Design sample_dsp, start of the top module:
module sample_dsp(
	input         clk_20M,
	input         rst_n,
	input         WR,
	input         RD,
	input         CS0,
	input  [7:0]  DSP_Add,
	input  [15:0] DSP_Data_in,
	output [15:0] DSP_Data_out,
	output        DSP_Data_oe,
	input  [6:0]  chAn,
	input  [6:0]  chBn,
	input  [15:0] data_in,
	input         busy0,
	output [3:0]  LED,
	output        cs0_n,
	output        cs1_n,
	output        convst,
	output        enc_rst
);
	wire        clk_1M, tick_1M;
	wire        IncEncoderRd;
	wire [15:0] inc0, inc1, inc2, inc3, inc4, inc5, inc6;
	wire [15:0] abs0, abs1, abs2, abs3, abs4, abs5, abs6, abs7;
	wire [15:0] abs8, abs9, absA, absB, absC, absD, absE, absF;
	clk_1M inst45(.clk0(clk_20M), .rst_n(rst_n), .clk_1M(clk_1M), .tick(tick_1M));
	IncEncoderGroup inst(
		.clk_encoder(clk_20M), .en(tick_1M), .rst_n(rst_n), .RD(IncEncoderRd),
		.chA(~chAn), .chB(~chBn),
		.data_out0(inc0), .data_out1(inc1), .data_out2(inc2), .data_out3(inc3),
		.data_out4(inc4), .data_out5(inc5), .data_out6(inc6));
	AbsEncoder inst1(
		.clk(clk_20M), .clk_rd(IncEncoderRd), .rst_n(rst_n),
		.data_in(data_in), .cs0_n(cs0_n), .cs1_n(cs1_n), .busy0(busy0),
		.convst(convst), .enc_rst(enc_rst),
		.data_out0(abs0), .data_out1(abs1), .data_out2(abs2), .data_out3(abs3),
		.data_out4(abs4), .data_out5(abs5), .data_out6(abs6), .data_out7(abs7),
		.data_out8(abs8), .data_out9(abs9), .data_outA(absA), .data_outB(absB),
		.data_outC(absC), .data_outD(absD), .data_outE(absE), .data_outF(absF));
	ParaBus ParaBusInst(
		.clk(clk_20M), .rst_n(rst_n),
		.DSP_Add(DSP_Add), .DSP_Data_in(DSP_Data_in), .DSP_Data_out(DSP_Data_out),
		.DSP_Data_oe(DSP_Data_oe), .WR(WR), .RD(RD), .CS0(CS0), .LED(LED),
		.IncEncoder1(inc0), .IncEncoder2(inc1), .IncEncoder3(inc2), .IncEncoder4(inc3),
		.IncEncoder5(inc4), .IncEncoder6(inc5), .IncEncoder7(inc6), .IncEncoderRd(IncEncoderRd),
		.AbsEncoder0(abs0), .AbsEncoder1(abs1), .AbsEncoder2(abs2), .AbsEncoder3(abs3),
		.AbsEncoder4(abs4), .AbsEncoder5(abs5), .AbsEncoder6(abs6), .AbsEncoder7(abs7),
		.AbsEncoder8(abs8), .AbsEncoder9(abs9), .AbsEncoderA(absA), .AbsEncoderB(absB),
  ...
clock: 7.88 ns
lec_check: 0
abc_area: 1
cap_margin: 10
cell_pad_in_sites_detail_placement: 0
cell_pad_in_sites_global_placement: 3
core_aspect_ratio: 1.82
core_margin: 5
core_utilization: 50
cts_cluster_size: 54
gpl_routability_driven: 1
gpl_timing_driven: 0
hold_slack_margin: 0.26
max_routing_layer: met4
place_density_lb_addon: 0.11
setup_slack_margin: -0.39
slew_margin: 20
tns_end_percent: 70
run.sh (not shown) runs the stock make flow with config.mk's settings and CLKGATE_MAP_FILE=.
The first run died in 3_1_place_gp_skip_io, error FLW-0024.
Rerun with:
ABC_AREA = unset   (was 1)
CAP_MARGIN = 20   (was 10)
CELL_PAD_IN_SITES_DETAIL_PLACEMENT = unset   (was 0)
CELL_PAD_IN_SITES_GLOBAL_PLACEMENT = 0   (was 3)
CORE_ASPECT_RATIO = unset   (was 1.82)
CORE_MARGIN = 2   (was 5)
CORE_UTILIZATION = 61   (was 50)
CTS_CLUSTER_SIZE = unset   (was 54)
GPL_TIMING_DRIVEN = 1   (was 0)
HOLD_SLACK_MARGIN = unset   (was 0.26)
MAX_ROUTING_LAYER = unset   (was met4)
PLACE_DENSITY = 0.6   (was unset)
PLACE_DENSITY_LB_ADDON = unset   (was 0.11)
TNS_END_PERCENT = 5   (was 70)
clock period = 4.58 ns   (was 7.88 ns; I/O delays follow)
This time the run finished clean.
Synthesized cell count goes down by 32%.
Die area went down by 24%.
Synthesized area fell by 2.4%.
Rerun with:
CELL_PAD_IN_SITES_GLOBAL_PLACEMENT = unset   (was 0)
CORE_UTILIZATION = 60   (was 61)
GPL_ROUTABILITY_DRIVEN = unset   (was 1)
GPL_TIMING_DRIVEN = unset   (was 1)
PLACE_DENSITY = unset   (was 0.6)
SETUP_SLACK_MARGIN = unset   (was -0.39)
TNS_END_PERCENT = unset   (was 5)
clock period = 2.36 ns   (was 4.58 ns; I/O delays follow)
After rerunning: With this change the flow completed, yet does not pass: setup timing. Final area rises by about a fifth. Hold slack degrades by 73 ps. Power rises by well over a third. Wire length rises by about a fifth.
Rerun with:
CELL_PAD_IN_SITES_DETAIL_PLACEMENT = 1   (was unset)
CORE_UTILIZATION = 40   (was 60)
SLEW_MARGIN = 5   (was 20)
clock period = 5.0 ns   (was 2.36 ns; I/O delays follow)
Now the flow produced a clean layout; wire length shrinks by 3.0%; fmax shrinks by 25%; register-to-register slack is better by 1600 ps; power decreases by 52%; global-route usage drops by 12 points; die size grows by 49%; cell area falls by 15%; synthesized cell count does not change; synthesized area is unchanged; critical path depth drops by 1.

* * *

== cedar ==
Starting RTL as in the previous note.
Design sample_dsp, start of the top module:
module sample_dsp(
	input         clk_20M,
	input         rst_n,
	input         WR,
	input         RD,
	input         CS0,
	input  [7:0]  DSP_Add,
	input  [15:0] DSP_Data_in,
	output [15:0] DSP_Data_out,
	output        DSP_Data_oe,
	input  [6:0]  chAn,
	input  [6:0]  chBn,
	input  [15:0] data_in,
	input         busy0,
	output [3:0]  LED,
	output        cs0_n,
	output        cs1_n,
	output        convst,
	output        enc_rst
);
	wire        clk_1M, tick_1M;
	wire        IncEncoderRd;
	wire [15:0] inc0, inc1, inc2, inc3, inc4, inc5, inc6;
	wire [15:0] abs0, abs1, abs2, abs3, abs4, abs5, abs6, abs7;
	wire [15:0] abs8, abs9, absA, absB, absC, absD, absE, absF;
	clk_1M inst45(.clk0(clk_20M), .rst_n(rst_n), .clk_1M(clk_1M), .tick(tick_1M));
	IncEncoderGroup inst(
		.clk_encoder(clk_20M), .en(tick_1M), .rst_n(rst_n), .RD(IncEncoderRd),
		.chA(~chAn), .chB(~chBn),
		.data_out0(inc0), .data_out1(inc1), .data_out2(inc2), .data_out3(inc3),
		.data_out4(inc4), .data_out5(inc5), .data_out6(inc6));
	AbsEncoder inst1(
		.clk(clk_20M), .clk_rd(IncEncoderRd), .rst_n(rst_n),
		.data_in(data_in), .cs0_n(cs0_n), .cs1_n(cs1_n), .busy0(busy0),
		.convst(convst), .enc_rst(enc_rst),
		.data_out0(abs0), .data_out1(abs1), .data_out2(abs2), .data_out3(abs3),
		.data_out4(abs4), .data_out5(abs5), .data_out6(abs6), .data_out7(abs7),
		.data_out8(abs8), .data_out9(abs9), .data_outA(absA), .data_outB(absB),
		.data_outC(absC), .data_outD(absD), .data_outE(absE), .data_outF(absF));
	ParaBus ParaBusInst(
		.clk(clk_20M), .rst_n(rst_n),
		.DSP_Add(DSP_Add), .DSP_Data_in(DSP_Data_in), .DSP_Data_out(DSP_Data_out),
		.DSP_Data_oe(DSP_Data_oe), .WR(WR), .RD(RD), .CS0(CS0), .LED(LED),
		.IncEncoder1(inc0), .IncEncoder2(inc1), .IncEncoder3(inc2), .IncEncoder4(inc3),
		.IncEncoder5(inc4), .IncEncoder6(inc5), .IncEncoder7(inc6), .IncEncoderRd(IncEncoderRd),
		.AbsEncoder0(abs0), .AbsEncoder1(abs1), .AbsEncoder2(abs2), .AbsEncoder3(abs3),
		.AbsEncoder4(abs4), .AbsEncoder5(abs5), .AbsEncoder6(abs6), .AbsEncoder7(abs7),
  ...
clock: 7.88 ns
lec_check: 0
abc_area: 1
cap_margin: 10
cell_pad_in_sites_detail_placement: 2
cell_pad_in_sites_global_placement: 1
core_aspect_ratio: 1.82
core_margin: 5
core_utilization: 50
cts_cluster_size: 36
gpl_routability_driven: 1
gpl_timing_driven: 0
hold_slack_margin: 0.26
max_routing_layer: met4
place_density_lb_addon: 0.11
slew_margin: 20
tns_end_percent: 70
cedar: aborted in 3_5_place_dp (tool error)
diff inputs: cedar => violet
# cedar
export LEC_CHECK = 0
export ABC_AREA = 1
export CAP_MARGIN = 10
export CELL_PAD_IN_SITES_DETAIL_PLACEMENT = 2
export CELL_PAD_IN_SITES_GLOBAL_PLACEMENT = 1
export CORE_ASPECT_RATIO = 1.82
export CORE_MARGIN = 5
export CORE_UTILIZATION = 50
export CTS_CLUSTER_SIZE = 36
export GPL_ROUTABILITY_DRIVEN = 1
export GPL_TIMING_DRIVEN = 0
export HOLD_SLACK_MARGIN = 0.26
export MAX_ROUTING_LAYER = met4
export PLACE_DENSITY_LB_ADDON = 0.11
export SLEW_MARGIN = 20
export TNS_END_PERCENT = 70
create_clock -name core_clock -period 7.88 [get_ports {clk_20M}]
# violet
export LEC_CHECK = 0
export CAP_MARGIN = 20
export CORE_MARGIN = 2
export CORE_UTILIZATION = 72
export CTS_CLUSTER_DIAMETER = 397
export PLACE_DENSITY = 0.39
export SLEW_MARGIN = 20
create_clock -name core_clock -period 4.04 [get_ports {clk_20M}]
--- outcome ---
- Going from cedar to violet, post-synthesis instance area shrank by a few percent.
- Synthesized instance count: violet < cedar
- violet: no failed stages, no open violations at the end
- The area fraction in mux cells in violet was higher than what cedar gave.
- Die size: violet is under cedar
- In the reports for cedar and violet, the smaller yosys stat chip area belongs to violet.
Setup changes, violet to quartz
# violet
export LEC_CHECK = 0
export CAP_MARGIN = 20
export CORE_MARGIN = 2
export CORE_UTILIZATION = 72
export CTS_CLUSTER_DIAMETER = 397
export PLACE_DENSITY = 0.39
export SLEW_MARGIN = 20
create_clock -name core_clock -period 4.04 [get_ports {clk_20M}]
# quartz
export LEC_CHECK = 0
export ABC_AREA = 1
export CAP_MARGIN = 20
export CORE_MARGIN = 2
export CORE_UTILIZATION = 72
export CTS_CLUSTER_DIAMETER = 399
export CTS_CLUSTER_SIZE = 100
export SETUP_SLACK_MARGIN = 0.31
export SLEW_MARGIN = 20
create_clock -name core_clock -period 2.26 [get_ports {clk_20M}]
[summary]
- Every run in quartz and violet closed cleanly, with the single exception of quartz.
- On area share of fa/ha/maj cells after synthesis, quartz and violet are basically level.
- quartz vs. violet: chip area up about 2.4%, number of core rows up 1, number of nets at floorplan up 44%, post-DP HPWL up 16%, gate count after technology mapping up about 47%.
- Compared quartz vs violet, and area figure in the yosys stat output is up in quartz.
Relative to quartz, the following input files were edited for ember:
# quartz
export LEC_CHECK = 0
export ABC_AREA = 1
export CAP_MARGIN = 20
export CORE_MARGIN = 2
export CORE_UTILIZATION = 72
export CTS_CLUSTER_DIAMETER = 399
export CTS_CLUSTER_SIZE = 100
export SETUP_SLACK_MARGIN = 0.31
export SLEW_MARGIN = 20
create_clock -name core_clock -period 2.26 [get_ports {clk_20M}]
# ember
export LEC_CHECK = 0
export ABC_AREA = 1
export CAP_MARGIN = 20
export CORE_MARGIN = 2
export CORE_UTILIZATION = 72
export CTS_CLUSTER_DIAMETER = 211
export CTS_CLUSTER_SIZE = 15
export PLACE_DENSITY_LB_ADDON = 0.29
export SLEW_MARGIN = 20
create_clock -name core_clock -period 2.46 [get_ports {clk_20M}]
[summary]
STATUS run=ember STAGES=ALL_DONE FINAL_CHECKS=FAILED CAUSE=negative setup slack. Xor and xnor fraction of the mapped netlist area: ember vs quartz — no meaningful difference. Comparing quartz with ember, the worst setup slack before clock tree synthesis came out essentially unchanged. From quartz to ember, area reported by Yosys stat did not move at all. What quartz reported for placed wire-length estimate after detailed placement has to be multiplied by 0.919 to get the figure for ember. The final reports for ember and quartz show routability congestion estimate lower in the former. ember ends up with a total clock buffers created by CTS that is 36 higher than in quartz. H-tree depth ends up higher on ember. | multiplexer fraction of the synthesized cell area | quartz vs ember | ≈ equal |. From quartz to ember, area after synthesis did not move at all.

* * *

== run A ==
Starting RTL as in the previous note.
Settings: LEC_CHECK=0, ABC_AREA=1, CAP_MARGIN=10, CELL_PAD_IN_SITES_DETAIL_PLACEMENT=2, CELL_PAD_IN_SITES_GLOBAL_PLACEMENT=1, CORE_ASPECT_RATIO=1.82, CORE_MARGIN=5, CORE_UTILIZATION=50, CTS_CLUSTER_SIZE=36, GPL_ROUTABILITY_DRIVEN=1, GPL_TIMING_DRIVEN=0, HOLD_SLACK_MARGIN=0.26, MAX_ROUTING_LAYER=met4, PLACE_DENSITY_LB_ADDON=0.11, SLEW_MARGIN=25, TNS_END_PERCENT=70; clock period 7.88 ns.
In the summary table, run A is marked failed, with error DPL-0033 raised in detailed placement.
[inputs] run B vs run A
Settings: CAP_MARGIN: 10 -> 20; CELL_PAD_IN_SITES_DETAIL_PLACEMENT: 2 -> 1; CORE_MARGIN: 5 -> 3; ABC_AREA: 1 -> unset; SLEW_MARGIN: 25 -> 15; HOLD_SLACK_MARGIN: 0.26 -> unset; CELL_PAD_IN_SITES_GLOBAL_PLACEMENT: 1 -> unset; CORE_UTILIZATION: 50 -> 55; PLACE_DENSITY_LB_ADDON: 0.11 -> unset; GPL_ROUTABILITY_DRIVEN: 1 -> 0; CTS_CLUSTER_SIZE: 36 -> unset; TNS_END_PERCENT: 70 -> unset; CTS_CLUSTER_DIAMETER: unset -> 349; CORE_ASPECT_RATIO: 1.82 -> unset; the clock period (ns, I/O delays scaled along): 7.88 -> 5.0.
Notes after the runs:
- As of run B, cell total in the yosys stat output had fallen by more than a quarter compared to run A.
- Having completed the whole flow, run B delivered a layout that passed the timing, DRC and antenna checks.
- Run A → run B: core box area went down; AND-OR/OR-AND share of the synthesized area went up; die size went down.
[inputs] run C vs run B
Settings: removing GPL_TIMING_DRIVEN (formerly 0); setting CTS_CLUSTER_SIZE to 99 for the first time; changing CTS_CLUSTER_DIAMETER from 349 to 394; removing GPL_ROUTABILITY_DRIVEN (formerly 0); removing CELL_PAD_IN_SITES_DETAIL_PLACEMENT (formerly 1); changing SLEW_MARGIN from 15 to 20; changing CORE_UTILIZATION from 55 to 72; removing MAX_ROUTING_LAYER (formerly met4); changing CORE_MARGIN from 3 to 2; changing the clock period (ns, I/O delays scaled along) from 5.0 to 2.1.
Findings:
Against run B, run C comes in 57 lower on number of buffers created by CTS.
Seen in the log of run C: GRT-0232 during global routing, after which the run never completed.
The lower chip footprint of run B and run C is in run C.
Summary of run C over run B: detailed placer's ending HPWL lost about 5%, number of hold buffers added after cts now larger, worst slack after detailed placement dropped 0.98 ns.
For run D, these inputs were changed with respect to run C:
Settings: CTS_CLUSTER_SIZE no longer set, was 99; CORE_UTILIZATION now 40, was 72; CTS_CLUSTER_DIAMETER no longer set, was 394; the clock period (ns, I/O delays scaled along) now 4.43, was 2.1.
Findings:
Run D ended with every stage complete and zero timing, DRC or antenna violations. Final RePlAce weighted congestion (higher): run C. Run C → run D: number of cells upsized or downsized after cts saw a decrease; number of CTS-inserted buffers saw an increase; number of hold buffers added after cts saw a decrease. Post-synthesis cell area: run D vs run C identical.
For run E, these inputs were changed with respect to run D:
Settings: an added CORE_ASPECT_RATIO of 0.69; an added CTS_CLUSTER_DIAMETER of 394; an added CTS_CLUSTER_SIZE of 99; a change of CORE_UTILIZATION from 40 to 72; an added SETUP_SLACK_MARGIN of 0.3; an added ABC_AREA of 1; a change of the clock period (ns, I/O delays scaled along) from 4.43 to 2.1.
Findings:
- The flow ended early for run E: it failed with a tool error in global routing.
- Summary of run E over run D: net count of the mapped netlist rose by about 44%; post-synthesis mux area share went down by 17 points; instance count of the mapped netlist shows an increase of about 47%.
Power and IR drop assume default switching activity.
